==> inputs of 11-16 <==
==> flow/design.v <==
module enc_bundler(
	input wire 						bundling_features,
    input wire [617-1:0]	bits_to_bundle,
    output wire 					thresholded_bit
    );
	localparam integer ENCODING_BIT_THR = 6;
    logic [1:0] tree_add_lvl_0	[0:307];
    wire  [2:0] tree_add_lvl_1	[0:153];
    wire  [3:0] tree_add_lvl_2	[0:76];
    wire  [4:0] tree_add_lvl_3	[0:38];
    wire  [5:0] tree_add_lvl_4	[0:18];
    wire  [6:0] tree_add_lvl_5	[0:9];
    wire  [7:0] tree_add_lvl_6	[0:4];
    wire  [8:0] tree_add_lvl_7	[0:1];
    wire  [9:0] tree_add_lvl_8;
    wire  [9:0] accumulated_sum;
	always_comb begin
			for (int i = 0; i < 308; i++ ) begin
			  tree_add_lvl_0[i] = bits_to_bundle[2*i] + bits_to_bundle[(2*i)+1];
			end
	end
    for (genvar i = 0; i < 154; i++ ) begin
      assign tree_add_lvl_1[i] = tree_add_lvl_0[2*i] + tree_add_lvl_0[(2*i)+1];
    end
    for (genvar i = 0; i < 77; i++ ) begin
      assign tree_add_lvl_2[i] = tree_add_lvl_1[2*i] + tree_add_lvl_1[(2*i)+1];
    end
    for (genvar i = 0; i < 38; i++ ) begin
      assign tree_add_lvl_3[i] = tree_add_lvl_2[2*i] + tree_add_lvl_2[(2*i)+1];
    end
    assign tree_add_lvl_3[38] = tree_add_lvl_2[76] + bits_to_bundle[616];
    for (genvar i = 0; i < 19; i++ ) begin
      assign tree_add_lvl_4[i] = tree_add_lvl_3[2*i] + tree_add_lvl_3[(2*i)+1];
    end
    for (genvar i = 0; i < 9; i++ ) begin
      assign tree_add_lvl_5[i] = tree_add_lvl_4[2*i] + tree_add_lvl_4[(2*i)+1];
    end
    assign tree_add_lvl_5[9] = tree_add_lvl_4[18] + tree_add_lvl_3[38];
    for (genvar i = 0; i < 5; i++ ) begin
      assign tree_add_lvl_6[i] = tree_add_lvl_5[2*i] + tree_add_lvl_5[(2*i)+1];
    end
    for (genvar i = 0; i < 2; i++ ) begin
      assign tree_add_lvl_7[i] = tree_add_lvl_6[2*i] + tree_add_lvl_6[(2*i)+1];
    end
    assign tree_add_lvl_8 = tree_add_lvl_7[0] + tree_add_lvl_7[1];
    assign accumulated_sum = tree_add_lvl_8 + tree_add_lvl_6[4]; 
    assign thresholded_bit = (accumulated_sum > ENCODING_BIT_THR) ? 1'b1 : 1'b0;
endmodule  
module enc_bundler_top(
	input  wire 						clk,
	input  wire 						nrst,
	input  wire 						bundling_features,
	input  wire [617-1:0]	bits_to_bundle,
	output logic 						encoded_bit
	);
	wire thresholded_bit;
	enc_bundler ENC_BUNDLER(
		.bundling_features					(bundling_features),
		.bits_to_bundle						(bits_to_bundle),
		.thresholded_bit					(thresholded_bit)
	);
	always_ff @(posedge clk or negedge nrst) begin
		if (!nrst) begin
			encoded_bit <= 1'b0;
		end
		else if (bundling_features) begin
			encoded_bit <= thresholded_bit;
		end
		else begin
			encoded_bit <= encoded_bit;
		end
	end
endmodule
==> flow/run.sh <==
#!/bin/bash
# the make line also repeats each setting of config.mk as NAME=value (left out here)
make -C /OpenROAD-flow-scripts/flow DESIGN_CONFIG=/design/flow/config.mk WORK_HOME=/design/flow/orfs CLKGATE_MAP_FILE= finish
==> flow/config.mk <==
export PLATFORM = sky130hd
export DESIGN_NAME = enc_bundler_top
export DESIGN_NICKNAME = enc_bundler_top
export VERILOG_FILES = /design/flow/design.v
export SDC_FILE = /design/flow/constraint.sdc
export NUM_CORES = 4
export LEC_CHECK = 0
export ABC_AREA = 1
export CAP_MARGIN = 20
export CELL_PAD_IN_SITES_GLOBAL_PLACEMENT = 0
export CORE_ASPECT_RATIO = 0.54
export CORE_MARGIN = 2
export CORE_UTILIZATION = 72
export CTS_CLUSTER_DIAMETER = 222
export GPL_ROUTABILITY_DRIVEN = 1
export GPL_TIMING_DRIVEN = 1
export MAX_ROUTING_LAYER = met5
export PLACE_DENSITY_LB_ADDON = 0.02
export SETUP_SLACK_MARGIN = 1.84
export SLEW_MARGIN = 20
export TNS_END_PERCENT = 60
==> flow/constraint.sdc <==
create_clock -name core_clock -period 6.28 [get_ports {clk}]
set_input_delay 1.2560 -clock core_clock [delete_from_list [all_inputs] [get_ports {clk}]]
set_output_delay 1.2560 -clock core_clock [all_outputs]
set_load 0.01 [all_outputs]
==> inputs of 06-11, as changes to 11-16 <==
Settings changed: ABC_AREA 1 to default, CELL_PAD_IN_SITES_GLOBAL_PLACEMENT 0 to default, CORE_ASPECT_RATIO 0.54 to default, CORE_UTILIZATION 72 to 56, CTS_CLUSTER_DIAMETER 222 to 50, CTS_CLUSTER_SIZE from default to 51, GPL_ROUTABILITY_DRIVEN 1 to default, GPL_TIMING_DRIVEN 1 to default, MAX_ROUTING_LAYER met5 to default, PLACE_DENSITY_LB_ADDON 0.02 to default, SETUP_SLACK_MARGIN 1.84 to 0.53, TNS_END_PERCENT 60 to default.
==> flow/constraint.sdc (replaced) <==
create_clock -name core_clock -period 6.53 [get_ports {clk}]
set_input_delay 1.3060 -clock core_clock [delete_from_list [all_inputs] [get_ports {clk}]]
set_output_delay 1.3060 -clock core_clock [all_outputs]
set_load 0.01 [all_outputs]
==> comparison <==
06-11 finished but fails on negative setup slack. 11-16 died in detailed placement (3_5_place_dp) on DPL-0038.
Between 11-16 and 06-11, the lower die area is in 11-16 (gap 21%, measured against 06-11).
Synthesized cell count: 11-16 is higher than 06-11 (2.1%).
Against 06-11, the synthesized area of 11-16 is higher by 0.51%.
==> figures <==
Run status: 11-16 did not finish; 06-11 failed layout checks
Failing step: 11-16 detailed placement (3_5_place_dp); 06-11 -
Reasons for failing layout checks: 11-16 -; 06-11 negative setup slack
Cell count after synthesis: 11-16 1696; 06-11 1661
Mux area share: 11-16 0; 06-11 0.000595
Net count after synthesis: 11-16 2993; 06-11 2958
Simple logic cell fraction of the synthesized area: 11-16 0.0177; 06-11 0.00714
Post-Syn Area: 11-16 16900 µm²; 06-11 16800 µm²
Area share of the largest cell type after synthesis: 11-16 0.709; 06-11 0.713
Core area: 11-16 23200 µm²; 06-11 29600 µm²
Die height: 11-16 117 µm; 06-11 177 µm
Ao+oa area frac: 11-16 0.00385; 06-11 0.0105
Die Span X: 11-16 213 µm; 06-11 177 µm
Number of standard cells reported by yosys: 11-16 1696; 06-11 1661
Count of standard-cell rows: 11-16 41; 06-11 63
Unique cell type count in the Yosys netlist: 11-16 17; 06-11 34
FA/HA/MAJ Cells, Area Fraction: 11-16 0.767; 06-11 0.771
